File: design/flow/run.sh
#!/bin/bash
# the make line also repeats each setting of config.mk as NAME=value (left out here)
make -C /OpenROAD-flow-scripts/flow DESIGN_CONFIG=/design/flow/config.mk WORK_HOME=/design/flow/orfs CLKGATE_MAP_FILE= finish
File: design/flow/config.mk
export PLATFORM = sky130hd
export DESIGN_NAME = DilatedCausal1DConv
export DESIGN_NICKNAME = DilatedCausal1DConv
export VERILOG_FILES = /design/flow/design.v
export SDC_FILE = /design/flow/constraint.sdc
export NUM_CORES = 4
export LEC_CHECK = 0
export CAP_MARGIN = 20
export CORE_MARGIN = 2
export CORE_UTILIZATION = 65
export CTS_CLUSTER_DIAMETER = 52
export CTS_CLUSTER_SIZE = 52
export HOLD_SLACK_MARGIN = 0.29
export MAX_ROUTING_LAYER = met4
export SETUP_SLACK_MARGIN = 1.3
export SLEW_MARGIN = 20
export TNS_END_PERCENT = 5
File: design/flow/constraint.sdc
create_clock -name core_clock -period 4.91 [get_ports {clk}]
set_input_delay 0.9820 -clock core_clock [delete_from_list [all_inputs] [get_ports {clk}]]
set_output_delay 0.9820 -clock core_clock [all_outputs]
set_load 0.01 [all_outputs]
File: design/flow/design.v
`timescale 1ns / 1ps
module DilatedCausal1DConv #(
    parameter integer DILATION_FACTOR = 2,
    parameter integer KERNEL_SIZE = 3,
    parameter integer INPUT_CHANNELS = 16,
    parameter integer OUTPUT_CHANNELS = 16
)(
    input clk,
    input reset,
    input wire [INPUT_CHANNELS*8-1:0] x,  
    output reg [OUTPUT_CHANNELS*8-1:0] y,  
    input h_write,
    input [7:0] h_index_channel,
    input [7:0] h_index_filter,
    input [7:0] h_value    
    );
    localparam integer TAPS = DILATION_FACTOR*(KERNEL_SIZE-1) + 1;
    reg signed [7:0] h [0:INPUT_CHANNELS*KERNEL_SIZE-1];        
    reg signed [7:0] x_delay [0:INPUT_CHANNELS*TAPS-1];          
    reg signed [15:0] mul [0:INPUT_CHANNELS*KERNEL_SIZE-1];
    reg signed [15:0] sum [0:OUTPUT_CHANNELS-1];
    integer i,j;
    always @(posedge clk or posedge reset) begin
        if(reset) begin
        for(i = 0; i <= INPUT_CHANNELS-1; i= i+1) begin
            for (j = 0; j <= (DILATION_FACTOR*(KERNEL_SIZE-1)); j = j + 1) begin
                x_delay[i*TAPS+j] <= 8'sh0;
            end           
        end
    end
        else begin
        for(i = 0; i <= INPUT_CHANNELS-1; i= i+1) begin
            for(j=(DILATION_FACTOR*(KERNEL_SIZE-1)); j>0; j=j-1) begin
                x_delay[i*TAPS+j] <= x_delay[i*TAPS+j-1];
            end
            x_delay[i*TAPS] <= x[i*8 +: 8];
        end
    end
end
    always @ (posedge clk or posedge reset) begin  
        if(reset) begin
            for(i = 0; i <= INPUT_CHANNELS-1; i= i+1) begin
                for(j=0; j<KERNEL_SIZE; j=j+1) begin
                    h[i*KERNEL_SIZE+j] <= 8'd1 + j;
                end
            end
        end
        else begin
            for(i = 0; i <= INPUT_CHANNELS-1; i= i+1) begin
                for(j=0; j<KERNEL_SIZE; j=j+1) begin
                    if(h_write == 1 && h_index_channel == i && h_index_filter == j) begin
                        h[i*KERNEL_SIZE+j] <= h_value;
                    end
                end
            end
        end
    end    
always @(*) begin
    for(i = 0; i <= INPUT_CHANNELS-1; i= i+1) begin
        sum[i] = 0;
        for (j = 0; j < KERNEL_SIZE; j = j + 1) begin
            sum[i] = sum[i] + mul[i*KERNEL_SIZE+j];
        end
     end
end
always @(*) begin
    for(i = 0; i <= INPUT_CHANNELS-1; i= i+1) begin
        for(j=0; j< KERNEL_SIZE; j = j + 1) begin
            mul[i*KERNEL_SIZE+j] = x_delay[i*TAPS+DILATION_FACTOR * j] * h[i*KERNEL_SIZE+j];
        end
    end
end
always @(posedge clk or posedge reset) begin
    if (reset) begin
        for(i = 0; i <= OUTPUT_CHANNELS-1; i= i+1) begin
            y[i*8 +: 8] <= 8'sh0;
        end
    end
    else begin
        for(i = 0; i <= OUTPUT_CHANNELS-1; i= i+1) begin
            if(sum[i] >= 127) begin
                y[i*8 +: 8] <= 8'd127;
            end
            else if(sum[i] <=-128) begin
                y[i*8 +: 8] <= -8'd128;
            end
            else begin
                y[i*8 +: 8] <= sum[i][7:0];
            end
        end    
    end
end
endmodule
==> GITHUB_STEP_SUMMARY, run 1 <==
### Yosys + OpenROAD results

| Metric | Value |
|---|---|
| Outcome | `finished with violations` |
| Checks failing in the layout checks | `setup timing` |
| Wire length after detailed routing | `399 mm` |
| Peak clock frequency supported by timing | `0.145 GHz` |
| Initial antenna violation count | `28` |
| Slew of the pin with the lowest slew margin | `1.12 ns` |
| Area post-placement | `0.181 sq mm` |
| Placeable core area | `0.244 sq mm` |
| Power share of the clock group | `42.9%` |
| Overall chip area | `0.249 sq mm` |
| Most frequent CP cell | `fa_1` |
| Slew HR | `25.2%` |
| Synth Warn # | `5` |
| Top area cells in the synthesized netlist | `fa_1, dfrtp_1, inv_1` |
| Number of routed nets with antenna violations | `0` |
| Mean routed wirelength per cell | `19.1 um` |
| Floorplan Utilization | `65.4%` |
| Finished Cell Area | `0.189 sq mm` |
| End of the worst register-to-register path | `y[72]` |
| Simple-Gate Fraction of Synth Area | `11.9%` |
| Type of element launching the critical path | `flip-flop` |
| Number of synthesized flops with an enable pin | `0` |
| Cells in synth_stat.txt | `15100` |
| Final net count | `22200` |
| Destination of the critical timing path | `y[72]` |
| Combinational cell fraction of total power | `23.9%` |
| Largest voltage drop on the vdd net | `0.000368 V` |
| Port buffer count | `282` |
| Largest power group | `the clock network` |
| Pin count of the biggest net entering global routing | `142` |
| Worst r2r path cells | `25` |
| Number of maximum-capacitance violations | `0` |
| 1st-pass router iterations | `6` |
| Class of the worst hold path | `flip-flop to flip-flop` |
| Flops after synth | `1152` |
| Worst Clk Skew | `0.0344 ns` |
| HPWL after detailed placement | `334 mm` |
| Adder-cell share of the synthesized area | `52.0%` |
| Least setup slack across all paths after layout | `-1.98 ns` |
| Yosys top cell area share | `42.8%` |
| Area used by multi-input combinational logic | `0.116 sq mm` |
| Fraction of the core area covered by cells at the end of the flow | `77.7%` |
| Dominant cell type by area after synthesis | `fa_1` |
| Total grt overflow | `0` |
| CP max-delay cell | `or4_4` |
| Buffers from clock root to sink, at most | `3` |
| Post-Synthesis Cells | `15100` |
| Critical path required time | `5.65 ns` |
| Switching part of the total power | `32.9%` |
| Via count of the first global-routing pass | `126000` |
| And-or/or-and share of the synthesized area | `2.67%` |
| TritonCTS clock tree | `built` |
| Clock tree sinks | `1152` |
| Time the worst path needs with I/O delays and setup | `6.89 ns` |
| Global-route total usage across every layer | `35.1%` |
| Net Count, Synth | `19900` |
| Endpoint with the worst hold slack | `x_delay[14][0]` |
| Most common library cells after synthesis | `inv_1, fa_1, and2_1` |
| Internal Power | `21.5 mW` |
| Filler cell count in the final layout | `16200` |
| Part of the Yosys area used for sequential elements | `18.1%` |
| Max-slew violations | `0` |
| Chip area estimate from yosys synthesis | `0.159 sq mm` |
| Critical path class | `flip-flop to flip-flop` |
| Row cnt | `181` |
| Cells on Worst Hold Path | `0` |
| Area added between synthesis and finish | `18.8%` |
| Async S/R FF share, synth | `100%` |
| CP max stage delay | `0.59 ns` |
| Xor and xnor area share after synthesis | `2.76%` |
| Largest family of logic cells by area | `adder cells` |
| Floorplan die width | `499 um` |
| Clock input transition at the sequential cells of the worst setup and hold paths | `0.07 ns` |
| Final-report setup violation count | `128` |
| Vertical die dimension | `499 um` |
| Buffer-and-inverter tally for the worst setup path | `8` |
| Power density relative to cell area | `169 mW/mm^2` |
| Primary FF master, synth | `dfrtp_1` |
| Endpoint type of the worst setup path | `flip-flop` |
| Final Total Pwr | `32.0 mW` |
| Count of tool warnings | `76` |
| Share of power burned in registers | `33.3%` |
| Via count of the routed design | `110000` |
| Netlist Area Pre-Place | `0.159 sq mm` |
| Post-synthesis mux area share | `2.52%` |
| Flop+latch power | `10.7 mW` |
| H-tree depth | `4` |
| Top Family by Delay on Critical Path | `adder cells` |
| CP Depth | `25` |
| Portion of the clock cycle consumed by the worst path in the final layout | `140%` |
| Total clock buffers created by CTS | `176` |
| Crit. Startpoint | `x_delay[45][4]` |
| Mean instance size in the synthesized netlist | `10.5 sq um` |
| Setup repair after global routing missed its margin | `yes` |
| Power drawn by the combinational cells | `7.64 mW` |
| Via density per instance | `5.26` |
| Critical path peak fanout | `5` |
| Arrival time of the worst setup path | `7.63 ns` |
| Gpl congestion | `0.942` |
| I/O pin count | `283` |
| Total count of hold-check failures in the final report | `0` |
| Register-to-register setup slack | `-1.98 ns` |
| Number of DRC markers in iteration 0 | `6235` |
| Global-route wire length before repair | `667 mm` |
| Flop area | `0.0290 sq mm` |
| FF-to-FF Start | `x_delay[45][4]` |
| Clock latency on the worst-skew pair | `0.86 ns` |
| Master cell of the clock root buffer | `clkbuf_16` |
| Total clock network power | `13.7 mW` |
| Synth cell types | `82` |
| Count of unresolved DRC violations after routing | `0` |
| Total leakage power | `99.8 nW` |
| Top cell type by instance count after synthesis | `inv_1` |
| Total net switching power | `10.6 mW` |
| Hold Startpoint | `x_delay[13][0]` |
[per-layer routing]
layer	wire (um)	GRT usage [%]	vias to the layer above
met3	22600	5.06	802
met4	14500	11.1	0
li1	-	-	49200
met1	163000	46.3	57100
met2	199000	56.9	2913
met5	0	-	-
[through the flow]
| step | hold slack [ns] | setup WS [ns] | cells | setup TNS, ns |
|---|---|---|---|---|
| 3_5_place_dp | 0.335 | -2.24 | 20500 | -241.07 |
| 4_1_cts | 0.315 | -2.01 | 20800 | -222.77 |
| 5_1_grt | 0.322 | -2.23 | 20900 | -253.26 |
| 6_report | 0.319 | -1.98 | 20900 | -220.21 |
| 3_3_place_gp | 0.331 | -2.13 | 20500 | -227.07 |
| 2_1_floorplan | 0.331 | -11.92 | 15100 | - |
[timing repair]
item / CTS / global route
hold buffers: 0 / 0
gates resized: 198 / 191
hold endpoints to repair: 0 / 0
pin swaps: 96 / 138
endpoints found under the setup margin: 128 / 128
setup buffers: 11 / 23
[cell type report]
type                            instances  share of cell area [%]
Clock inverter                        136                   0.990
Tap cell                             3202                    2.12
Clock buffer                          194                    2.44
Multi-Input combinational cell       9709                    61.1
Timing Repair Buffer                 2329                    9.75
Antenna cell                           36                  0.0476
Inverter                             4146                    8.22
Sequential cell                      1152                    15.3
==> run 2, diff against run 1 <==
- CORE_UTILIZATION: 65 -> 23
- CTS_CLUSTER_DIAMETER: 52 -> unset
- CTS_CLUSTER_SIZE: 52 -> unset
- HOLD_SLACK_MARGIN: 0.29 -> unset
- MAX_ROUTING_LAYER: met4 -> unset
- SETUP_SLACK_MARGIN: 1.3 -> unset
- TNS_END_PERCENT: 5 -> unset
- clock period: 4.91 -> 8.79 ns (I/O delays scaled with it)
==> GITHUB_STEP_SUMMARY, run 2 <==
### Yosys + OpenROAD results

| Metric | Value |
|---|---|
| Count of unresolved DRC violations after routing | `0` |
| Adder-cell share of the synthesized area | `52.0%` |
| Global-route total usage across every layer | `12.3%` |
| Net Count, Synth | `19900` |
| HPWL after detailed placement | `341 mm` |
| TritonCTS clock tree | `built` |
| Portion of the clock cycle consumed by the worst path in the final layout | `84.1%` |
| Cells in synth_stat.txt | `15100` |
| Synth Warn # | `5` |
| GR peak layer | `met2` |
| Arrival time of the worst setup path | `8.25 ns` |
| H-tree depth | `4` |
| Hold Startpoint | `x_delay[3][0]` |
| Yosys top cell area share | `42.8%` |
| Number of DRC markers in iteration 0 | `5040` |
| Flop+latch power | `6.11 mW` |
| Simple-Gate Fraction of Synth Area | `11.9%` |
| Total grt overflow | `0` |
| Post-synthesis mux area share | `2.52%` |
| Peak clock frequency supported by timing | `0.135 GHz` |
| Chip area estimate from yosys synthesis | `0.159 sq mm` |
| Setup repair after global routing missed its margin | `no` |
| Register-to-register setup slack | `1.39 ns` |
| Clock input transition at the sequential cells of the worst setup and hold paths | `0.06 ns` |
| Number of routed nets with antenna violations | `0` |
| Synth cell types | `82` |
| Top cell type by instance count after synthesis | `inv_1` |
| Top area cells in the synthesized netlist | `fa_1, dfrtp_1, inv_1` |
| Power share of the clock group | `44.2%` |
| Cells on Worst Hold Path | `0` |
| Via density per instance | `4.05` |
| Number of synthesized flops with an enable pin | `0` |
| Placeable core area | `0.690 sq mm` |
| Mean routed wirelength per cell | `16.9 um` |
| Number of cells in the finished layout apart from fillers | `24900` |
| Power density relative to cell area | `94.0 mW/mm^2` |
| Dominant cell type by area after synthesis | `fa_1` |
| Final Total Pwr | `16.9 mW` |
| CP Depth | `21` |
| Number of maximum-capacitance violations | `0` |
| Initial antenna violation count | `39` |
| Endpoint with the worst hold slack | `x_delay[4][0]` |
| Post-Synthesis Cells | `15100` |
| Post-CTS Resized | `0` |
| Hold WS | `0.316 ns` |
| Pin count of the biggest net entering global routing | `138` |
| Share of power burned in registers | `36.2%` |
| Critical path required time | `9.64 ns` |
| Internal Power | `11.5 mW` |
| Outcome | `complete, no violations` |
| Slew HR | `27.4%` |
| Master cell of the clock root buffer | `clkbuf_16` |
| FF-to-FF Start | `h[35][0]` |
| Largest family of logic cells by area | `adder cells` |
| Worst r2r path cells | `21` |
| Crit. Startpoint | `h[35][0]` |
| Via count of the routed design | `101000` |
| Final-report setup violation count | `0` |
| Filler cell count in the final layout | `72700` |
| Final net count | `20200` |
| Flop area | `0.0289 sq mm` |
| Combinational cell fraction of total power | `19.7%` |
| Flops after synth | `1152` |
| Area used by multi-input combinational logic | `0.115 sq mm` |
| Port buffer count | `282` |
| Floorplan die width | `837 um` |
| Class of the worst hold path | `flip-flop to flip-flop` |
| Critical path class | `flip-flop to flip-flop` |
| Switching part of the total power | `31.7%` |
| Overall chip area | `0.700 sq mm` |
| Fraction of the core area covered by cells at the end of the flow | `26.0%` |
| Slew of the pin with the lowest slew margin | `1.08 ns` |
| 1st-pass router iterations | `6` |
| Total placed cells including tap cells | `24500` |
| Clock tree sinks | `1152` |
| Wire length after detailed routing | `420 mm` |
| Total leakage power | `89.3 nW` |
| Async S/R FF share, synth | `100%` |
| Met3 capacity usage during global routing | `1.65%` |
| Post-cts hold-fix buffer tally | `0` |
| Area post-placement | `0.174 sq mm` |
| Via count of the first global-routing pass | `113000` |
| Total net switching power | `5.35 mW` |
| Worst Clk Skew | `0.0706 ns` |
| Largest voltage drop on the vdd net | `0.000146 V` |
| Total clock network power | `7.46 mW` |
| Area added between synthesis and finish | `12.7%` |
| Largest power group | `the clock network` |
| Global-route wire length before repair | `675 mm` |
| Clock latency on the worst-skew pair | `0.91 ns` |
| CP max-delay cell | `fa_1` |
| Buffers from clock root to sink, at most | `4` |
| Mean instance size in the synthesized netlist | `10.5 sq um` |
| Xor and xnor area share after synthesis | `2.76%` |
| Top Family by Delay on Critical Path | `adder cells` |
| Count of tool warnings | `66` |
| Total clock buffers created by CTS | `164` |
| Critical path peak fanout | `9` |
| Total count of hold-check failures in the final report | `0` |
| Endpoint type of the worst setup path | `flip-flop` |
| Critical path cell sequence | `nand2_1, fa_1, inv_1, fa_1, inv_1, fa_1, fa_1, inv_1, fa_1, fa_1, inv_1, fa_1, inv_1, ha_1, a2111oi_2, nand4b_1, a2111oi_0, nor3_1, nor4_1, nor2b_1, o21ba_2` |
| Buffer-and-inverter tally for the worst setup path | `5` |
| Power drawn by the combinational cells | `3.32 mW` |
| Time the worst path needs with I/O delays and setup | `7.40 ns` |
| Destination of the critical timing path | `y[89]` |
| Vertical die dimension | `837 um` |
| End of the worst register-to-register path | `y[89]` |
| And-or/or-and share of the synthesized area | `2.67%` |
| Buffer count from post-CTS setup fixing | `0` |
| Most common library cells after synthesis | `inv_1, fa_1, and2_1` |
| Gpl congestion | `0.847` |
| Floorplan Utilization | `23.1%` |
| CP max stage delay | `0.61 ns` |
| Netlist Area Pre-Place | `0.159 sq mm` |
| I/O pin count | `283` |
| Max-slew violations | `0` |
| Finished Cell Area | `0.180 sq mm` |
| Type of element launching the critical path | `flip-flop` |
| Primary FF master, synth | `dfrtp_1` |
| Most frequent CP cell | `fa_1` |
| Part of the Yosys area used for sequential elements | `18.1%` |
| GRT met1 Usage | `16.4%` |
| Row cnt | `305` |
| Met2 routing resource usage after global routing | `21.1%` |
## run 2: final cells by class
cell class	count	area share, %
Timing Repair Buffer	328	1.81
Sequential cell	1152	16.1
Clock inverter	107	0.839
Tap cell	9210	6.41
Clock buffer	193	2.43
Inverter	4146	8.66
Multi-Input combinational cell	9709	63.7
Antenna cell	20	0.0278
## run 2: layer usage
layer | vias up | part of all wire, %
met5 | - | 0.0076
met4 | 4 | 3.1
met3 | 523 | 4.6
met2 | 1894 | 49
met1 | 53300 | 44
li1 | 45000 | -
## run 2: per-stage QoR
stage,setup TNS [ns],setup slack [ns]
after floorplan,-9868.83,-8.82
after global placement,0,1.49
after detailed placement,0,1.43
after CTS,0,1.40
after global routing,0,0.960
final,0,1.39
==> run 3, diff against run 2 <==
- ABC_AREA: unset -> 0
- CELL_PAD_IN_SITES_DETAIL_PLACEMENT: unset -> 2
- CELL_PAD_IN_SITES_GLOBAL_PLACEMENT: unset -> 0
- CORE_ASPECT_RATIO: unset -> 0.65
- CORE_UTILIZATION: 23 -> 60
- CTS_CLUSTER_DIAMETER: unset -> 54
- HOLD_SLACK_MARGIN: unset -> -0.02
- MAX_ROUTING_LAYER: unset -> met4
- PLACE_DENSITY_LB_ADDON: unset -> 0.28
- SETUP_SLACK_MARGIN: unset -> 3.36
- clock period: 8.79 -> 11.7 ns (I/O delays scaled with it)
==> GITHUB_STEP_SUMMARY, run 3 <==
### Metrics collected by this job

| Metric | Value |
|---|---|
| Synth cell types | `82` |
| Cells in synth_stat.txt | `15100` |
| Simple-Gate Fraction of Synth Area | `11.9%` |
| Post-Synthesis Cells | `15100` |
| Chip area estimate from yosys synthesis | `0.159 sq mm` |
| Port buffer count | `282` |
| Floorplan die width | `643 um` |
| Flops after synth | `1152` |
| Netlist Area Pre-Place | `0.159 sq mm` |
| Primary FF master, synth | `dfrtp_1` |
| Top cell type by instance count after synthesis | `inv_1` |
| Halt Reason | `[ERROR DPL-0033] detailed placement checks failed during check placement.` |
| Synth Warn # | `5` |
| Row cnt | `152` |
| Dominant cell type by area after synthesis | `fa_1` |
| Floorplan Utilization | `60.4%` |
| Async S/R FF share, synth | `100%` |
| Yosys top cell area share | `42.8%` |
| Net Count, Synth | `19900` |
| Vertical die dimension | `420 um` |
| Number of synthesized flops with an enable pin | `0` |
| Top area cells in the synthesized netlist | `fa_1, dfrtp_1, inv_1` |
| Overall chip area | `0.270 sq mm` |
| And-or/or-and share of the synthesized area | `2.67%` |
| Most common library cells after synthesis | `inv_1, fa_1, and2_1` |
| I/O pin count | `283` |
| Gpl congestion | `0.919` |
| Mean instance size in the synthesized netlist | `10.5 sq um` |
| Outcome | `did not finish` |
| Placeable core area | `0.264 sq mm` |
| Xor and xnor area share after synthesis | `2.76%` |
| Largest family of logic cells by area | `adder cells` |
| Adder-cell share of the synthesized area | `52.0%` |
| Part of the Yosys area used for sequential elements | `18.1%` |
| Post-synthesis mux area share | `2.52%` |
| Stop stage | `3_5_place_dp` |
run 3: through the flow:
stage	setup slack, ns	instance area, sq um
after global placement	4.48	167000
after floorplan	-6.49	159000
==> run 4, diff against run 3 <==
- CAP_MARGIN: 20 -> 0
- CELL_PAD_IN_SITES_DETAIL_PLACEMENT: 2 -> unset
- CELL_PAD_IN_SITES_GLOBAL_PLACEMENT: 0 -> unset
- CORE_ASPECT_RATIO: 0.65 -> 1.54
- CORE_MARGIN: 2 -> 9
- CORE_UTILIZATION: 60 -> 54
- CTS_CLUSTER_DIAMETER: 54 -> 44
- CTS_CLUSTER_SIZE: unset -> 28
- HOLD_SLACK_MARGIN: -0.02 -> 0.14
- MAX_ROUTING_LAYER: met4 -> met5
- MIN_ROUTING_LAYER: unset -> met1
- PLACE_DENSITY_LB_ADDON: 0.28 -> 0.09
- SETUP_SLACK_MARGIN: 3.36 -> 2.17
- clock period: 11.7 -> 10.7 ns (I/O delays scaled with it)
==> GITHUB_STEP_SUMMARY, run 4 <==
### Yosys + OpenROAD results

| Metric | Value |
|---|---|
| Final net count | `20200` |
| Arrival time of the worst setup path | `8.47 ns` |
| Minimum setup slack after placement | `3.06 ns` |
| Finished Cell Area | `0.174 sq mm` |
| Type of element launching the critical path | `flip-flop` |
| Total grt overflow | `0` |
| Buffer count from post-CTS setup fixing | `0` |
| Count of tool warnings | `80` |
| Critical path class | `flip-flop to flip-flop` |
| Async S/R FF share, synth | `100%` |
| Clock tree sinks | `1152` |
| FF-to-FF Start | `h[35][0]` |
| Class of the worst hold path | `flip-flop to flip-flop` |
| And-or/or-and share of the synthesized area | `2.67%` |
| Number of DRC markers in iteration 0 | `4468` |
| Combinational cell fraction of total power | `18.6%` |
| Power share of the clock group | `46.6%` |
| Area post-placement | `0.167 sq mm` |
| Row cnt | `247` |
| Global-route wire length before repair | `645 mm` |
| Most frequent CP cell | `fa_1` |
| Cells in synth_stat.txt | `15100` |
| Buffers from clock root to sink, at most | `4` |
| Master cell of the clock root buffer | `clkbuf_16` |
| Top cell type by instance count after synthesis | `inv_1` |
| Pin count of the biggest net entering global routing | `167` |
| Critical path cell sequence | `nand2_1, fa_1, inv_1, fa_1, inv_1, fa_1, fa_1, inv_1, fa_1, fa_1, inv_1, fa_1, inv_1, ha_1, a2111oi_2, nand4b_1, a2111oi_0, nor3_1, nor4_1, nor2b_1, o21ba_2` |
| Flops after synth | `1152` |
| Chip area estimate from yosys synthesis | `0.159 sq mm` |
| Post-synthesis mux area share | `2.52%` |
| Total clock network power | `6.70 mW` |
| Number of maximum-capacitance violations | `0` |
| Time the worst path needs with I/O delays and setup | `7.66 ns` |
| Crit. Startpoint | `h[35][0]` |
| Vertical die dimension | `692 um` |
| TritonCTS clock tree | `built` |
| Post-Synthesis Cells | `15100` |
| Destination of the critical timing path | `y[89]` |
| Register-to-register setup slack | `3.04 ns` |
| Wire length after detailed routing | `398 mm` |
| Adder-cell share of the synthesized area | `52.0%` |
| Switching part of the total power | `32.9%` |
| Synth cell types | `82` |
| Clock latency on the worst-skew pair | `0.88 ns` |
| Top Family by Delay on Critical Path | `adder cells` |
| Share of power burned in registers | `34.8%` |
| CP Depth | `21` |
| 1st-pass router iterations | `5` |
| Floorplan Utilization | `54.2%` |
| Via count of the routed design | `101000` |
| Buffer-and-inverter tally for the worst setup path | `5` |
| Global-route total usage across every layer | `26.2%` |
| Final-report setup violation count | `0` |
| Hold Startpoint | `x_delay[38][1]` |
| End of the worst register-to-register path | `y[89]` |
| Overall chip area | `0.316 sq mm` |
| Port buffer count | `282` |
| Power drawn by the combinational cells | `2.68 mW` |
| Critical path required time | `11.52 ns` |
| Floorplan die width | `456 um` |
| Count of unresolved DRC violations after routing | `0` |
| Total net switching power | `4.73 mW` |
| Total clock buffers created by CTS | `193` |
| Slew of the pin with the lowest slew margin | `1.23 ns` |
| Dominant cell type by area after synthesis | `fa_1` |
| Cells on Worst Hold Path | `0` |
| Worst r2r path cells | `21` |
| CP max-delay cell | `nor4_1` |
| Endpoint type of the worst setup path | `flip-flop` |
| Via count of the first global-routing pass | `116000` |
| Most common library cells after synthesis | `inv_1, fa_1, and2_1` |
| Post-CTS Resized | `0` |
| Total count of hold-check failures in the final report | `0` |
| Top area cells in the synthesized netlist | `fa_1, dfrtp_1, inv_1` |
| Number of synthesized flops with an enable pin | `0` |
| Filler cell count in the final layout | `25400` |
| Outcome | `complete, no violations` |
| Internal Power | `9.66 mW` |
| Simple-Gate Fraction of Synth Area | `11.9%` |
| Mean instance size in the synthesized netlist | `10.5 sq um` |
| Clock input transition at the sequential cells of the worst setup and hold paths | `0.07 ns` |
| Post-cts hold-fix buffer tally | `0` |
| CP max stage delay | `0.81 ns` |
| H-tree depth | `4` |
| Total leakage power | `89.7 nW` |
| Power density relative to cell area | `82.8 mW/mm^2` |
| Number of routed nets with antenna violations | `0` |
| Largest power group | `the clock network` |
| I/O pin count | `283` |
| Netlist Area Pre-Place | `0.159 sq mm` |
| Least setup slack across all paths after layout | `3.04 ns` |
| Peak clock frequency supported by timing | `0.131 GHz` |
| Area added between synthesis and finish | `9.05%` |
| Initial antenna violation count | `24` |
| Endpoint with the worst hold slack | `x_delay[39][1]` |
| Slew HR | `17.4%` |
| Setup repair after global routing missed its margin | `no` |
| Via density per instance | `5.17` |
| Largest voltage drop on the vdd net | `0.000136 V` |
| Mean routed wirelength per cell | `20.4 um` |
| Net Count, Synth | `19900` |
| Primary FF master, synth | `dfrtp_1` |
| Portion of the clock cycle consumed by the worst path in the final layout | `71.6%` |
| Xor and xnor area share after synthesis | `2.76%` |
| HPWL after detailed placement | `325 mm` |
| Yosys top cell area share | `42.8%` |
| Part of the Yosys area used for sequential elements | `18.1%` |
| Gpl congestion | `0.863` |
| Worst Clk Skew | `0.0473 ns` |
| Max-slew violations | `0` |
| Largest family of logic cells by area | `adder cells` |
| Critical path peak fanout | `9` |
| Flop+latch power | `5.01 mW` |
| Synth Warn # | `5` |
| Placeable core area | `0.294 sq mm` |
-- run 4: area by class of cell --
| cell class | instances | area, sq um | area share [%] |
|---|---|---|---|
| well taps | 3859 | 4830 | 2.78 |
| repair buffers | 308 | 3090 | 1.77 |
| clock buffers | 202 | 4940 | 2.84 |
| multi-input cells | 9709 | 115000 | 65.9 |
| diodes | 15 | 37.5 | 0.0216 |
| flip-flops and latches | 1152 | 28900 | 16.6 |
| clock inverters | 148 | 1940 | 1.12 |
| inverters | 4146 | 15600 | 8.95 |
-- run 4: per-stage QoR --
step | power, mW | instances | TNS [ns] | util (%) | hold slack (ns)
floorplan | 6.57 | 15100 | -8108.57 | - | 0.331
global placement | 7.77 | 19200 | 0 | 56.8 | 0.332
detailed placement | 7.80 | 19200 | 0 | 56.8 | 0.335
CTS | 14.6 | 19500 | 0 | 59.1 | 0.336
global route | 15.1 | 19500 | 0 | 59.2 | 0.337
finish | 14.4 | 19500 | 0 | 59.2 | 0.333
-- run 4: layer usage --
metal | global-route usage [%] | routed length (um)
met1 | 29.8 | 144000
met2 | 49.6 | 220000
met3 | 2.85 | 13900
met4 | 11.2 | 19900
met5 | 0 | 71
==> run 5, diff against run 4 <==
- ABC_AREA: 0 -> unset
- CAP_MARGIN: 0 -> 20
- CORE_ASPECT_RATIO: 1.54 -> unset
- CORE_MARGIN: 9 -> 2
- CORE_UTILIZATION: 54 -> 65
- CTS_CLUSTER_DIAMETER: 44 -> 35
- CTS_CLUSTER_SIZE: 28 -> unset
- HOLD_SLACK_MARGIN: 0.14 -> unset
- MAX_ROUTING_LAYER: met5 -> unset
- MIN_ROUTING_LAYER: met1 -> unset
- PLACE_DENSITY_LB_ADDON: 0.09 -> unset
- SETUP_SLACK_MARGIN: 2.17 -> 1.3
- clock period: 10.7 -> 4.98 ns (I/O delays scaled with it)
==> GITHUB_STEP_SUMMARY, run 5 <==
### Yosys + OpenROAD results

| Metric | Value |
|---|---|
| Total clock network power | `20.0 mW` |
| Global-route total usage across every layer | `35.6%` |
| Mean routed wirelength per cell | `20.0 um` |
| Cells in synth_stat.txt | `15100` |
| Final-report setup violation count | `128` |
| Max-slew violations | `0` |
| Hold WS | `0.304 ns` |
| Netlist Area Pre-Place | `0.159 sq mm` |
| TritonCTS clock tree | `built` |
| HPWL after detailed placement | `335 mm` |
| Largest family of logic cells by area | `adder cells` |
| Endpoint type of the worst setup path | `flip-flop` |
| Master cell of the clock root buffer | `clkbuf_16` |
| Flops after synth | `1152` |
| Critical path peak fanout | `5` |
| Synth cell types | `82` |
| Slew of the pin with the lowest slew margin | `1.04 ns` |
| Number of maximum-capacitance violations | `0` |
| Port buffer count | `282` |
| Global-route wire length before repair | `696 mm` |
| Xor and xnor area share after synthesis | `2.76%` |
| Gpl congestion | `0.910` |
| Yosys top cell area share | `42.8%` |
| Slew HR | `30.4%` |
| Top Family by Delay on Critical Path | `adder cells` |
| Synth Warn # | `5` |
| Part of the Yosys area used for sequential elements | `18.1%` |
| Critical path class | `flip-flop to flip-flop` |
| Portion of the clock cycle consumed by the worst path in the final layout | `139%` |
| Floorplan Utilization | `65.4%` |
| Via count of the routed design | `114000` |
| Flop area | `0.0292 sq mm` |
| Buffers from clock root to sink, at most | `4` |
| Class of the worst hold path | `flip-flop to flip-flop` |
| Critical path cell sequence | `buf_4, and2_4, fa_1, inv_1, fa_1, fa_1, inv_2, fa_1, inv_1, fa_1, fa_1, inv_1, fa_1, ha_4, or4_4, o21ai_4, nor2_4, xnor2_2, nand4_1, or4_4, and2b_4, or2_4` |
| Outcome | `finished with violations` |
| Largest voltage drop on the vdd net | `0.000376 V` |
| Placeable core area | `0.244 sq mm` |
| Area added between synthesis and finish | `25.4%` |
| Post-synthesis mux area share | `2.52%` |
| Switching part of the total power | `29.6%` |
| Number of DRC markers in iteration 0 | `6737` |
| Net Count, Synth | `19900` |
| Row cnt | `181` |
| Worst Clk Skew | `0.0536 ns` |
| Adder-cell share of the synthesized area | `52.0%` |
| Via density per instance | `5.33` |
| Top cell type by instance count after synthesis | `inv_1` |
| Dominant cell type by area after synthesis | `fa_1` |
| Clock tree sinks | `1152` |
| Simple-Gate Fraction of Synth Area | `11.9%` |
| Critical path required time | `5.68 ns` |
| Most common library cells after synthesis | `inv_1, fa_1, and2_1` |
| Buffer-and-inverter tally for the worst setup path | `5` |
| Destination of the critical timing path | `y[77]` |
| Crit. Startpoint | `h[27][3]` |
| Total leakage power | `103 nW` |
| H-tree depth | `5` |
| Wire length after detailed routing | `428 mm` |
| Total clock buffers created by CTS | `296` |
| Via count of the first global-routing pass | `130000` |
| Final Total Pwr | `39.7 mW` |
| And-or/or-and share of the synthesized area | `2.67%` |
| Primary FF master, synth | `dfrtp_1` |
| Total net switching power | `11.8 mW` |
| Initial antenna violation count | `25` |
| Combinational cell fraction of total power | `22.8%` |
| Type of element launching the critical path | `flip-flop` |
| Power density relative to cell area | `198 mW/mm^2` |
| Final net count | `22600` |
| Total grt overflow | `0` |
| Share of power burned in registers | `26.7%` |
| Register-to-register setup slack | `-1.95 ns` |
| Flop+latch power | `10.6 mW` |
| Area used by multi-input combinational logic | `0.120 sq mm` |
| I/O pin count | `283` |
| Endpoint with the worst hold slack | `x_delay[14][6]` |
| Checks failing in the layout checks | `setup timing` |
| Hold Startpoint | `x_delay[13][6]` |
| Time the worst path needs with I/O delays and setup | `6.93 ns` |
| Number of routed nets with antenna violations | `0` |
| End of the worst register-to-register path | `y[77]` |
| Clock latency on the worst-skew pair | `0.87 ns` |
| Top area cells in the synthesized netlist | `fa_1, dfrtp_1, inv_1` |
| CP max stage delay | `0.57 ns` |
| Post-Synthesis Cells | `15100` |
| Fraction of the core area covered by cells at the end of the flow | `82.1%` |
| Largest power group | `the clock network` |
| Total count of hold-check failures in the final report | `0` |
| Power drawn by the combinational cells | `9.06 mW` |
| Arrival time of the worst setup path | `7.63 ns` |
| CP max-delay cell | `fa_1` |
| Clock input transition at the sequential cells of the worst setup and hold paths | `0.05 ns` |
| Floorplan die width | `499 um` |
| FF-to-FF Start | `h[27][3]` |
| Overall chip area | `0.249 sq mm` |
| Vertical die dimension | `499 um` |
| Cells on Worst Hold Path | `0` |
| Power share of the clock group | `50.4%` |
| 1st-pass router iterations | `5` |
| Peak clock frequency supported by timing | `0.144 GHz` |
| Pin count of the biggest net entering global routing | `131` |
| Number of synthesized flops with an enable pin | `0` |
| Filler cell count in the final layout | `14500` |
| Setup repair after global routing missed its margin | `yes` |
| Count of tool warnings | `72` |
| Worst r2r path cells | `22` |
| Least setup slack across all paths after layout | `-1.95 ns` |
| Async S/R FF share, synth | `100%` |
| Count of unresolved DRC violations after routing | `0` |
| Mean instance size in the synthesized netlist | `10.5 sq um` |
| Internal Power | `27.9 mW` |
| Chip area estimate from yosys synthesis | `0.159 sq mm` |
| CP Depth | `22` |
| Most frequent CP cell | `fa_1` |
[run 5: what timing repair did]
action,4_1_cts,5_1_grt
hold buffers,0,0
pin swaps,695,570
buffers inserted,203,108
gates resized,1018,596
cloned,0,0
setup endpoints to repair,128,128
[run 5: layer usage]
layer | global-route usage, % | up-vias | wire, um
met5 | 0 | - | 64
met4 | 13.8 | 10 | 19400
met3 | 5.02 | 1029 | 25600
met2 | 59.3 | 3604 | 213000
met1 | 47.8 | 59200 | 170000
li1 | - | 50000 | -
[run 5: stage by stage]
stage               area, sq um  worst slack (ns)  instances  TNS, ns
global placement         181000             -1.90      20500  -219.13
CTS                      197000             -1.86      21200  -197.23
global route             200000             -2.17      21300  -231.90
floorplan                160000            -11.87      15100        -
detailed placement       181000             -2.03      20500  -232.86
finish                   200000             -1.95      21300  -206.56
[run 5: cell type report]
cell class / instances / share of cell area (%)
timing repair buffer: 2590 / 10.5
clock buffer: 349 / 3.99
inverter: 4146 / 7.80
antenna: 17 / 0.0213
clock inverter: 183 / 1.17
tap: 3202 / 2.00
sequential: 1152 / 14.6
multi-input combinational: 9709 / 59.9
==> run 6, diff against run 5 <==
- CORE_UTILIZATION: 65 -> 72
- CTS_CLUSTER_DIAMETER: 35 -> unset
- CTS_CLUSTER_SIZE: unset -> 13
- HOLD_SLACK_MARGIN: unset -> -0.05
- SETUP_SLACK_MARGIN: 1.3 -> -0.54
- clock period: 4.98 -> 5.67 ns (I/O delays scaled with it)
==> GITHUB_STEP_SUMMARY, run 6 <==
### Yosys + OpenROAD results

| Metric | Value |
|---|---|
| Row cnt | `172` |
| CP max stage delay | `0.56 ns` |
| Top cell type by instance count after synthesis | `inv_1` |
| Worst r2r path cells | `23` |
| Buffer-and-inverter tally for the worst setup path | `6` |
| Gpl congestion | `0.958` |
| Power drawn by the combinational cells | `7.16 mW` |
| Register-to-register setup slack | `-1.36 ns` |
| Least setup slack across all paths after layout | `-1.36 ns` |
| Async S/R FF share, synth | `100%` |
| Final net count | `22200` |
| Area post-placement | `0.180 sq mm` |
| Combinational cell fraction of total power | `26.9%` |
| Overall chip area | `0.225 sq mm` |
| Destination of the critical timing path | `y[1]` |
| CP max-delay cell | `or4_4` |
| Time the worst path needs with I/O delays and setup | `7.03 ns` |
| Adder-cell share of the synthesized area | `52.0%` |
| Simple-Gate Fraction of Synth Area | `11.9%` |
| Wire length after detailed routing | `425 mm` |
| Post-Synthesis Cells | `15100` |
| Yosys top cell area share | `42.8%` |
| Synth cell types | `82` |
| Post-cts hold-fix buffer tally | `0` |
| Peak clock frequency supported by timing | `0.142 GHz` |
| CP Depth | `23` |
| Finished Cell Area | `0.190 sq mm` |
| Via count of the first global-routing pass | `132000` |
| Critical path peak fanout | `7` |
| Floorplan Utilization | `72.5%` |
| Cells on Worst Hold Path | `0` |
| Endpoint with the worst hold slack | `x_delay[4][4]` |
| Switching part of the total power | `31.8%` |
| End of the worst register-to-register path | `y[1]` |
| Cells in synth_stat.txt | `15100` |
| Netlist Area Pre-Place | `0.159 sq mm` |
| Final-report setup violation count | `128` |
| Largest voltage drop on the vdd net | `0.000347 V` |
| Setup repair after global routing missed its margin | `yes` |
| Hold WS | `0.335 ns` |
| Checks failing in the layout checks | `setup timing` |
| Count of tool warnings | `74` |
| Primary FF master, synth | `dfrtp_1` |
| Number of maximum-capacitance violations | `0` |
| Type of element launching the critical path | `flip-flop` |
| 1st-pass router iterations | `6` |
| Total clock buffers created by CTS | `149` |
| Dominant cell type by area after synthesis | `fa_1` |
| Synth Warn # | `5` |
| Post-synthesis mux area share | `2.52%` |
| Clock input transition at the sequential cells of the worst setup and hold paths | `0.07 ns` |
| Largest family of logic cells by area | `adder cells` |
| And-or/or-and share of the synthesized area | `2.67%` |
| Final Total Pwr | `26.6 mW` |
| Total grt overflow | `0` |
| Internal Power | `18.1 mW` |
| TritonCTS clock tree | `built` |
| Top area cells in the synthesized netlist | `fa_1, dfrtp_1, inv_1` |
| Part of the Yosys area used for sequential elements | `18.1%` |
| Placeable core area | `0.220 sq mm` |
| Vertical die dimension | `475 um` |
| Top Family by Delay on Critical Path | `adder cells` |
| Power density relative to cell area | `140 mW/mm^2` |
| Port buffer count | `282` |
| Share of power burned in registers | `34.8%` |
| Mean routed wirelength per cell | `20.6 um` |
| Clock tree sinks | `1152` |
| Arrival time of the worst setup path | `7.81 ns` |
| Max-slew violations | `0` |
| Global-route total usage across every layer | `39.6%` |
| Chip area estimate from yosys synthesis | `0.159 sq mm` |
| FF-to-FF Start | `x_delay[0][1]` |
| Master cell of the clock root buffer | `clkbuf_16` |
| Mean instance size in the synthesized netlist | `10.5 sq um` |
| Count of unresolved DRC violations after routing | `0` |
| Total net switching power | `8.48 mW` |
| Number of synthesized flops with an enable pin | `0` |
| Via count of the routed design | `114000` |
| H-tree depth | `4` |
| Most frequent CP cell | `fa_1` |
| Number of DRC markers in iteration 0 | `7632` |
| Global-route wire length before repair | `691 mm` |
| Flops after synth | `1152` |
| Critical path cell sequence | `buf_4, buf_4, and2_1, ha_1, fa_1, inv_2, fa_1, fa_1, inv_2, fa_1, fa_1, inv_2, fa_1, inv_2, ha_4, nor2b_4, o21a_1, o21a_1, a311oi_2, nand3_1, or4_4, o21ai_4, a21o_1` |
| I/O pin count | `283` |
| Most common library cells after synthesis | `inv_1, fa_1, and2_1` |
| Total leakage power | `99.4 nW` |
| Critical path class | `flip-flop to flip-flop` |
| Worst Clk Skew | `0.0341 ns` |
| Flop+latch power | `9.26 mW` |
| Area added between synthesis and finish | `19.0%` |
| Total count of hold-check failures in the final report | `0` |
| Floorplan die width | `475 um` |
| Hold Startpoint | `x_delay[3][4]` |
| Via density per instance | `5.53` |
| Critical path required time | `6.46 ns` |
| Clock latency on the worst-skew pair | `0.86 ns` |
| Endpoint type of the worst setup path | `flip-flop` |
| Initial antenna violation count | `20` |
| Buffers from clock root to sink, at most | `3` |
| Number of routed nets with antenna violations | `0` |
| Power share of the clock group | `38.3%` |
| HPWL after detailed placement | `335 mm` |
| Slew HR | `26.3%` |
| Class of the worst hold path | `flip-flop to flip-flop` |
| Total clock network power | `10.2 mW` |
| Outcome | `finished with violations` |
| Slew of the pin with the lowest slew margin | `1.10 ns` |
| Net Count, Synth | `19900` |
| Pin count of the biggest net entering global routing | `124` |
| Xor and xnor area share after synthesis | `2.76%` |
| Crit. Startpoint | `x_delay[0][1]` |
| Portion of the clock cycle consumed by the worst path in the final layout | `124%` |
| Largest power group | `the clock network` |
-- run 6: final cells by class --
class | instances | area [sq um]
fillers | 11300 | 30200
well taps | 2958 | 3700
multi-input cells | 9709 | 117000
inverters | 4146 | 15600
repair buffers | 2350 | 18700
diodes | 37 | 92.6
clock inverters | 84 | 903
flip-flops and latches | 1152 | 29100
clock buffers | 196 | 4280
-- run 6: through the flow --
| stage | setup slack [ns] | cells | utilization [%] | TNS (ns) |
|---|---|---|---|---|
| final | -1.36 | 20600 | 86.3 | -124.17 |
| after global routing | -1.44 | 20600 | 86.3 | -148.87 |
| after CTS | -1.17 | 20600 | 85.6 | -118.31 |
| after detailed placement | -1.41 | 20200 | 81.9 | -142.99 |
| after global placement | -1.24 | 20200 | 81.9 | -123.70 |
| after floorplan | -11.32 | 15100 | - | - |
-- run 6: repair_timing --
action,in CTS,in global routing
endpoints found under the setup margin,128,128
setup buffers,172,44
pin swaps,419,187
hold endpoints to repair,0,0
resized,547,256
-- run 6: per-layer routing --
layer | GRT usage [%] | wire (um)
met4 | 21.1 | 26400
met5 | 0 | 60
met1 | 49.5 | 155000
met3 | 6.74 | 29400
met2 | 66.6 | 215000
==> run 7, diff against run 6 <==
- HOLD_SLACK_MARGIN: -0.05 -> -0.07
- SETUP_SLACK_MARGIN: -0.54 -> unset
- clock period: 5.67 -> 6.14 ns (I/O delays scaled with it)
==> GITHUB_STEP_SUMMARY, run 7 <==
### Yosys + OpenROAD results

| Metric | Value |
|---|---|
| Mean routed wirelength per cell | `22.5 um` |
| Number of DRC markers in iteration 0 | `9792` |
| CP max-delay cell | `fa_1` |
| Via density per instance | `5.76` |
| Number of maximum-capacitance violations | `0` |
| Least setup slack across all paths after layout | `-0.876 ns` |
| Area added between synthesis and finish | `21.9%` |
| Buffers from clock root to sink, at most | `3` |
| Buffer-and-inverter tally for the worst setup path | `6` |
| Netlist Area Pre-Place | `0.159 sq mm` |
| Gpl congestion | `0.953` |
| Total net switching power | `8.29 mW` |
| HPWL after detailed placement | `335 mm` |
| Class of the worst hold path | `flip-flop to flip-flop` |
| Xor and xnor area share after synthesis | `2.76%` |
| And-or/or-and share of the synthesized area | `2.67%` |
| Cells in synth_stat.txt | `15100` |
| Slew of the pin with the lowest slew margin | `1.18 ns` |
| Arrival time of the worst setup path | `7.70 ns` |
| Outcome | `finished with violations` |
| Worst Clk Skew | `0.0395 ns` |
| Number of routed nets with antenna violations | `0` |
| Internal Power | `17.1 mW` |
| Peak clock frequency supported by timing | `0.143 GHz` |
| Cells on Worst Hold Path | `0` |
| Minimum setup slack after placement | `-0.854 ns` |
| Met3 capacity usage during global routing | `7.46%` |
| Fraction of the core area covered by cells at the end of the flow | `88.4%` |
| Largest family of logic cells by area | `adder cells` |
| Count of tool warnings | `90` |
| Time the worst path needs with I/O delays and setup | `7.02 ns` |
| Critical path class | `flip-flop to flip-flop` |
| Power drawn by the combinational cells | `7.59 mW` |
| FF-to-FF Start | `x_delay[75][3]` |
| Simple-Gate Fraction of Synth Area | `11.9%` |
| Register-to-register setup slack | `-0.88 ns` |
| Global-route total usage across every layer | `40.6%` |
| Primary FF master, synth | `dfrtp_1` |
| Slew HR | `21.6%` |
| Mean instance size in the synthesized netlist | `10.5 sq um` |
| Total count of hold-check failures in the final report | `0` |
| Port buffer count | `282` |
| Setup repair after global routing missed its margin | `yes` |
| Largest voltage drop on the vdd net | `0.000272 V` |
| Critical path peak fanout | `7` |
| Via count of the routed design | `120000` |
| Crit. Startpoint | `x_delay[75][3]` |
| Clock input transition at the sequential cells of the worst setup and hold paths | `0.07 ns` |
| Most common library cells after synthesis | `inv_1, fa_1, and2_1` |
| Combinational cell fraction of total power | `29.9%` |
| Flops after synth | `1152` |
| Count of unresolved DRC violations after routing | `0` |
| Switching part of the total power | `32.6%` |
| Portion of the clock cycle consumed by the worst path in the final layout | `114%` |
| Final net count | `22400` |
| Part of the Yosys area used for sequential elements | `18.1%` |
| Placeable core area | `0.220 sq mm` |
| H-tree depth | `4` |
| Power density relative to cell area | `131 mW/mm^2` |
| Initial antenna violation count | `32` |
| Dominant cell type by area after synthesis | `fa_1` |
| Clock tree sinks | `1152` |
| GR peak layer | `met2` |
| CP Depth | `23` |
| Critical path required time | `6.83 ns` |
| I/O pin count | `283` |
| Overall chip area | `0.225 sq mm` |
| Top area cells in the synthesized netlist | `fa_1, dfrtp_1, inv_1` |
| GRT met1 Usage | `49.8%` |
| Net Count, Synth | `19900` |
| CP max stage delay | `0.58 ns` |
| Floorplan die width | `475 um` |
| Top cell type by instance count after synthesis | `inv_1` |
| Wire length after detailed routing | `468 mm` |
| Total leakage power | `100 nW` |
| Yosys top cell area share | `42.8%` |
| Global-route wire length before repair | `707 mm` |
| Most frequent CP cell | `fa_1` |
| Post-Synthesis Cells | `15100` |
| Top Family by Delay on Critical Path | `adder cells` |
| Fin Setup TNS | `-73.51 ns` |
| Synth cell types | `82` |
| Met2 routing resource usage after global routing | `68.8%` |
| Via count of the first global-routing pass | `134000` |
| Largest power group | `the clock network` |
| Chip area estimate from yosys synthesis | `0.159 sq mm` |
| Hold Startpoint | `x_delay[53][7]` |
| Power share of the clock group | `36.4%` |
| Total clock network power | `9.25 mW` |
| Adder-cell share of the synthesized area | `52.0%` |
| Worst r2r path cells | `23` |
| Synth Warn # | `5` |
| Flop+latch power | `8.56 mW` |
| Post-synthesis mux area share | `2.52%` |
| Endpoint type of the worst setup path | `flip-flop` |
| Row cnt | `172` |
| Number of synthesized flops with an enable pin | `0` |
| Floorplan Utilization | `72.5%` |
| Master cell of the clock root buffer | `clkbuf_16` |
| Async S/R FF share, synth | `100%` |
| Destination of the critical timing path | `y[124]` |
| Endpoint with the worst hold slack | `x_delay[54][7]` |
| 1st-pass router iterations | `8` |
| Filler cell count in the final layout | `9904` |
| Share of power burned in registers | `33.7%` |
| Post-cts hold-fix buffer tally | `0` |
| Final-report setup violation count | `128` |
| Type of element launching the critical path | `flip-flop` |
| Hold WS | `0.333 ns` |
| Critical path cell sequence | `buf_4, and2_4, fa_1, inv_1, fa_1, fa_1, inv_1, fa_1, inv_1, fa_1, fa_1, inv_1, fa_1, ha_4, buf_6, a21o_1, nand2_2, nand3b_1, xnor2_2, nand3_2, or4_4, o31a_1, o21a_1` |
| Total clock buffers created by CTS | `146` |
| Pin count of the biggest net entering global routing | `154` |
| End of the worst register-to-register path | `y[124]` |
| Checks failing in the layout checks | `setup timing` |
| Max-slew violations | `0` |
| Final Total Pwr | `25.4 mW` |
| Clock latency on the worst-skew pair | `0.84 ns` |
| Total grt overflow | `0` |
| TritonCTS clock tree | `built` |
| Vertical die dimension | `475 um` |
[run 7: layout make-up]
cell class	count	area (sq um)	share of cell area (%)
inverter	4146	15600	8.03
timing repair buffer	2513	20500	10.5
multi-input combinational	9709	120000	61.8
clock inverter	77	875	0.450
clock buffer	194	4150	2.13
sequential	1152	29200	15.0
antenna	53	133	0.0682
tap	2958	3700	1.90
[run 7: layer usage]
metal	up-vias	part of all wire (%)
met5	-	0.041
met4	26	7.5
li1	49400	-
met2	6627	50
met1	61300	34
met3	2375	8.0
[run 7: what timing repair did]
| item | CTS | global route |
|---|---|---|
| setup endpoints to repair | 128 | 128 |
| pin swaps | 781 | 750 |
| buffers inserted | 232 | 148 |
| gates resized | 1013 | 780 |
[run 7: through the flow]
| step | area (sq um) | cells |
|---|---|---|
| 2_1_floorplan | 160000 | 15100 |
| 3_3_place_gp | 180000 | 20100 |
| 3_5_place_dp | 180000 | 20100 |
| 4_1_cts | 190000 | 20600 |
| 5_1_grt | 194000 | 20800 |
| 6_report | 194000 | 20800 |
==> run 8, diff against run 7 <==
- CORE_UTILIZATION: 72 -> 66
- CTS_CLUSTER_DIAMETER: unset -> 352
- CTS_CLUSTER_SIZE: 13 -> unset
- HOLD_SLACK_MARGIN: -0.07 -> unset
- SETUP_SLACK_MARGIN: unset -> -0.37
- clock period: 6.14 -> 4.91 ns (I/O delays scaled with it)
==> GITHUB_STEP_SUMMARY, run 8 <==
### Yosys + OpenROAD results

| Metric | Value |
|---|---|
| Switching part of the total power | `31.4%` |
| Cells on Worst Hold Path | `0` |
| Class of the worst hold path | `flip-flop to flip-flop` |
| Top area cells in the synthesized netlist | `fa_1, dfrtp_1, inv_1` |
| Via count of the routed design | `113000` |
| Worst Clk Skew | `0.0342 ns` |
| Global-route wire length before repair | `681 mm` |
| HPWL after detailed placement | `335 mm` |
| Xor and xnor area share after synthesis | `2.76%` |
| Flop area | `0.0292 sq mm` |
| Fin Setup TNS | `-212.55 ns` |
| CP max stage delay | `0.53 ns` |
| Part of the Yosys area used for sequential elements | `18.1%` |
| Primary FF master, synth | `dfrtp_1` |
| Endpoint type of the worst setup path | `flip-flop` |
| Number of routed nets with antenna violations | `0` |
| Outcome | `finished with violations` |
| Netlist Area Pre-Place | `0.159 sq mm` |
| Mean instance size in the synthesized netlist | `10.5 sq um` |
| Simple-Gate Fraction of Synth Area | `11.9%` |
| Setup repair after global routing missed its margin | `yes` |
| Floorplan die width | `495 um` |
| Flop+latch power | `10.7 mW` |
| Type of element launching the critical path | `flip-flop` |
| Most common library cells after synthesis | `inv_1, fa_1, and2_1` |
| Total clock buffers created by CTS | `151` |
| Total count of hold-check failures in the final report | `0` |
| Overall chip area | `0.246 sq mm` |
| Endpoint with the worst hold slack | `x_delay[34][5]` |
| Buffer-and-inverter tally for the worst setup path | `9` |
| End of the worst register-to-register path | `y[124]` |
| Count of unresolved DRC violations after routing | `0` |
| Via count of the first global-routing pass | `128000` |
| Number of synthesized flops with an enable pin | `0` |
| Post-synthesis mux area share | `2.52%` |
| Total grt overflow | `0` |
| Fraction of the core area covered by cells at the end of the flow | `81.5%` |
| Largest voltage drop on the vdd net | `0.000427 V` |
| Share of power burned in registers | `32.9%` |
| Total clock network power | `12.5 mW` |
| Placeable core area | `0.240 sq mm` |
| Post-Synthesis Cells | `15100` |
| Area added between synthesis and finish | `22.9%` |
| I/O pin count | `283` |
| Dominant cell type by area after synthesis | `fa_1` |
| Critical path required time | `5.61 ns` |
| Hold Startpoint | `x_delay[33][5]` |
| FF-to-FF Start | `h[45][3]` |
| Post-cts hold-fix buffer tally | `0` |
| Time the worst path needs with I/O delays and setup | `6.81 ns` |
| Async S/R FF share, synth | `100%` |
| Gpl congestion | `0.933` |
| Final Total Pwr | `32.4 mW` |
| Checks failing in the layout checks | `setup timing` |
| Initial antenna violation count | `27` |
| Total net switching power | `10.2 mW` |
| Total leakage power | `102 nW` |
| Register-to-register setup slack | `-1.90 ns` |
| Destination of the critical timing path | `y[124]` |
| Floorplan Utilization | `66.3%` |
| Pin count of the biggest net entering global routing | `121` |
| Largest power group | `the clock network` |
| Peak clock frequency supported by timing | `0.147 GHz` |
| Critical path peak fanout | `4` |
| Vertical die dimension | `495 um` |
| Most frequent CP cell | `fa_1` |
| Least setup slack across all paths after layout | `-1.90 ns` |
| Critical path class | `flip-flop to flip-flop` |
| H-tree depth | `4` |
| Slew HR | `30.0%` |
| CP Depth | `26` |
| Top Family by Delay on Critical Path | `adder cells` |
| Final net count | `22500` |
| Area used by multi-input combinational logic | `0.120 sq mm` |
| Max-slew violations | `0` |
| Power share of the clock group | `38.5%` |
| Slew of the pin with the lowest slew margin | `1.05 ns` |
| Synth cell types | `82` |
| 1st-pass router iterations | `6` |
| Worst r2r path cells | `26` |
| Mean routed wirelength per cell | `19.9 um` |
| Final-report setup violation count | `128` |
| Top cell type by instance count after synthesis | `inv_1` |
| And-or/or-and share of the synthesized area | `2.67%` |
| Flops after synth | `1152` |
| Crit. Startpoint | `h[45][3]` |
| Count of tool warnings | `76` |
| Master cell of the clock root buffer | `clkbuf_16` |
| Synth Warn # | `5` |
| CP max-delay cell | `fa_1` |
| Number of DRC markers in iteration 0 | `6709` |
| Portion of the clock cycle consumed by the worst path in the final layout | `139%` |
| Via density per instance | `5.34` |
| Adder-cell share of the synthesized area | `52.0%` |
| Chip area estimate from yosys synthesis | `0.159 sq mm` |
| Row cnt | `180` |
| Cells in synth_stat.txt | `15100` |
| Wire length after detailed routing | `420 mm` |
| Buffers from clock root to sink, at most | `3` |
| Net Count, Synth | `19900` |
| Global-route total usage across every layer | `35.5%` |
| Filler cell count in the final layout | `14600` |
| TritonCTS clock tree | `built` |
| Largest family of logic cells by area | `adder cells` |
| Clock latency on the worst-skew pair | `0.83 ns` |
| Yosys top cell area share | `42.8%` |
| Power density relative to cell area | `165 mW/mm^2` |
| Arrival time of the worst setup path | `7.51 ns` |
| Internal Power | `22.2 mW` |
| Port buffer count | `282` |
| Number of maximum-capacitance violations | `0` |
| Clock tree sinks | `1152` |
| Combinational cell fraction of total power | `28.6%` |
| Power drawn by the combinational cells | `9.26 mW` |
| Clock input transition at the sequential cells of the worst setup and hold paths | `0.06 ns` |
[run 8: cell type report]
type / instances / area share [%]
inverters: 4146 / 7.96
well taps: 3185 / 2.03
multi-input cells: 9709 / 61.3
clock buffers: 204 / 2.23
diodes: 42 / 0.0536
repair buffers: 2646 / 11.0
flip-flops and latches: 1152 / 14.9
clock inverters: 77 / 0.580
[run 8: what timing repair did]
item / in CTS / in global routing
hold endpoints to repair: 0 / 0
setup endpoints to repair: 128 / 128
pin swaps: 784 / 609
resized: 1062 / 678
setup buffers: 218 / 142
[run 8: through the flow]
| stage | setup slack, ns | cells | instance area, sq um | hold slack, ns |
|---|---|---|---|---|
| after detailed placement | -2.08 | 20500 | 181000 | 0.335 |
| final | -1.90 | 21200 | 196000 | 0.336 |
| after global routing | -2.08 | 21200 | 196000 | 0.341 |
| after floorplan | -11.92 | 15100 | 160000 | 0.331 |
| after global placement | -2.00 | 20500 | 181000 | 0.331 |
| after CTS | -1.91 | 21000 | 192000 | 0.330 |
[run 8: metal layers]
| layer | up-vias | share of wire [%] | GRT usage [%] |
|---|---|---|---|
| met5 | - | 0.0031 | 0 |
| met4 | 2 | 4.5 | 13.7 |
| met3 | 1012 | 5.7 | 4.47 |
| met2 | 3366 | 51 | 60.0 |
| met1 | 58900 | 39 | 47.3 |
| li1 | 49700 | - | - |
==> run 9, diff against run 8 <==
- CORE_UTILIZATION: 66 -> 43
- CTS_CLUSTER_DIAMETER: 352 -> unset
- GPL_ROUTABILITY_DRIVEN: unset -> 0
- GPL_TIMING_DRIVEN: unset -> 0
- HOLD_SLACK_MARGIN: unset -> -0.06
- PLACE_DENSITY_LB_ADDON: unset -> 0.18
- SETUP_SLACK_MARGIN: -0.37 -> 0.89
- SLEW_MARGIN: 20 -> 30
- TNS_END_PERCENT: unset -> 90
- clock period: 4.91 -> 5.27 ns (I/O delays scaled with it)
==> GITHUB_STEP_SUMMARY, run 9 <==
### Yosys + OpenROAD results

| Metric | Value |
|---|---|
| Minimum setup slack after placement | `-2.41 ns` |
| CP max-delay cell | `dfstp_2` |
| Initial antenna violation count | `51` |
| Flops after synth | `1152` |
| Largest voltage drop on the vdd net | `0.000247 V` |
| Cells in synth_stat.txt | `15100` |
| Post-cts hold-fix buffer tally | `0` |
| Area post-placement | `0.170 sq mm` |
| Post-synthesis mux area share | `2.52%` |
| Hold WS | `0.330 ns` |
| Cells on Worst Hold Path | `0` |
| Most common library cells after synthesis | `inv_1, fa_1, and2_1` |
| Fraction of the core area covered by cells at the end of the flow | `51.1%` |
| Register-to-register setup slack | `-1.71 ns` |
| Power drawn by the combinational cells | `7.54 mW` |
| Number of maximum-capacitance violations | `0` |
| Largest power group | `the clock network` |
| Clock latency on the worst-skew pair | `0.91 ns` |
| Power share of the clock group | `40.8%` |
| Critical path cell sequence | `nand2_2, inv_2, fa_2, buf_4, fa_1, inv_1, fa_1, fa_1, inv_1, fa_1, fa_1, inv_1, fa_1, inv_1, ha_2, or4_4, o221ai_4, o21ai_2, xor2_1, or4_4, and2b_4, or2_4` |
| Internal Power | `20.3 mW` |
| Finished Cell Area | `0.189 sq mm` |
| Synth Warn # | `5` |
| Total placed cells including tap cells | `20400` |
| Top Family by Delay on Critical Path | `adder cells` |
| Placeable core area | `0.369 sq mm` |
| Port buffer count | `274` |
| Destination of the critical timing path | `y[76]` |
| Class of the worst hold path | `flip-flop to flip-flop` |
| Critical path required time | `5.99 ns` |
| Wire length after detailed routing | `413 mm` |
| Primary FF master, synth | `dfrtp_1` |
| Worst Clk Skew | `0.0579 ns` |
| Number of cells in the finished layout apart from fillers | `21600` |
| Outcome | `finished with violations` |
| Via density per instance | `4.79` |
| FF-to-FF Start | `h[27][0]` |
| Yosys top cell area share | `42.8%` |
| Switching part of the total power | `31.5%` |
| Part of the Yosys area used for sequential elements | `18.1%` |
| Mean routed wirelength per cell | `19.1 um` |
| Row cnt | `223` |
| Top cell type by instance count after synthesis | `inv_1` |
| Vertical die dimension | `613 um` |
| Global-route wire length before repair | `669 mm` |
| TritonCTS clock tree | `built` |
| Critical path class | `flip-flop to flip-flop` |
| Async S/R FF share, synth | `100%` |
| Area added between synthesis and finish | `18.3%` |
| Count of tool warnings | `61` |
| Buffers from clock root to sink, at most | `4` |
| Count of unresolved DRC violations after routing | `0` |
| End of the worst register-to-register path | `y[76]` |
| Power density relative to cell area | `157 mW/mm^2` |
| Chip area estimate from yosys synthesis | `0.159 sq mm` |
| H-tree depth | `4` |
| Global-route total usage across every layer | `23.1%` |
| Total count of hold-check failures in the final report | `0` |
| Adder-cell share of the synthesized area | `52.0%` |
| HPWL after detailed placement | `330 mm` |
| CP max stage delay | `0.59 ns` |
| Endpoint with the worst hold slack | `x_delay[27][3]` |
| Checks failing in the layout checks | `setup timing` |
| Least setup slack across all paths after layout | `-1.71 ns` |
| Time the worst path needs with I/O delays and setup | `6.98 ns` |
| Final-report setup violation count | `128` |
| Crit. Startpoint | `h[27][0]` |
| Clock tree sinks | `1152` |
| Synth cell types | `82` |
| Overall chip area | `0.376 sq mm` |
| Slew HR | `38.3%` |
| Total leakage power | `94.3 nW` |
| Floorplan die width | `613 um` |
| Flop+latch power | `10.0 mW` |
| Share of power burned in registers | `33.7%` |
| Netlist Area Pre-Place | `0.159 sq mm` |
| Arrival time of the worst setup path | `7.70 ns` |
| Pin count of the biggest net entering global routing | `30` |
| Most frequent CP cell | `fa_1` |
| 1st-pass router iterations | `5` |
| Hold Startpoint | `x_delay[26][3]` |
| Number of DRC markers in iteration 0 | `4316` |
| Net Count, Synth | `19900` |
| Endpoint type of the worst setup path | `flip-flop` |
| Clock input transition at the sequential cells of the worst setup and hold paths | `0.06 ns` |
| Floorplan Utilization | `43.2%` |
| Buffer-and-inverter tally for the worst setup path | `6` |
| Via count of the routed design | `103000` |
| Setup repair after global routing missed its margin | `yes` |
| And-or/or-and share of the synthesized area | `2.67%` |
| CP Depth | `22` |
| Largest family of logic cells by area | `adder cells` |
| Simple-Gate Fraction of Synth Area | `11.9%` |
| Slew of the pin with the lowest slew margin | `0.922 ns` |
| Critical path peak fanout | `6` |
| Via count of the first global-routing pass | `115000` |
| Max-slew violations | `0` |
| Xor and xnor area share after synthesis | `2.76%` |
| Post-Synthesis Cells | `15100` |
| Total clock buffers created by CTS | `162` |
| Portion of the clock cycle consumed by the worst path in the final layout | `132%` |
| Final net count | `21200` |
| Peak clock frequency supported by timing | `0.143 GHz` |
| Dominant cell type by area after synthesis | `fa_1` |
| Combinational cell fraction of total power | `25.4%` |
| Top area cells in the synthesized netlist | `fa_1, dfrtp_1, inv_1` |
| I/O pin count | `283` |
| Master cell of the clock root buffer | `clkbuf_16` |
| Mean instance size in the synthesized netlist | `10.5 sq um` |
| Total net switching power | `9.34 mW` |
| Type of element launching the critical path | `flip-flop` |
| Number of synthesized flops with an enable pin | `0` |
| Total clock network power | `12.1 mW` |
| Total grt overflow | `0` |
| Number of routed nets with antenna violations | `0` |
| Worst r2r path cells | `22` |
run 9: timing repair:
action	4_1_cts	5_1_grt
hold endpoints to repair	0	0
pin swaps	700	375
endpoints found under the setup margin	128	128
resized	1428	429
buffers inserted	638	153
run 9: per-stage QoR:
stage / total power, mW / TNS [ns]
floorplan: 13.3 / -
global placement: 15.9 / -
detailed placement: 16.0 / -247.71
CTS: 29.7 / -159.66
global route: 31.1 / -188.39
finish: 29.6 / -161.08
run 9: per-layer routing:
metal / vias up / GRT usage, % / wire length, um
met5: - / 0 / 75
met4: 14 / 6.33 / 11300
met3: 432 / 2.54 / 15600
met2: 1508 / 38.7 / 203000
met1: 54400 / 31.8 / 183000
li1: 47000 / - / -
run 9: cell type report:
type / instances / area, sq um
tap: 4950 / 6190
clock inverter: 85 / 1220
antenna: 46 / 115
timing repair buffer: 1138 / 10900
buffer: 115 / 743
multi-input combinational: 9709 / 120000
inverter: 4146 / 15700
clock buffer: 209 / 4550
sequential: 1152 / 29400
fill: 33500 / 181000
No activity file was given, so power comes from the tool's default toggle rates.
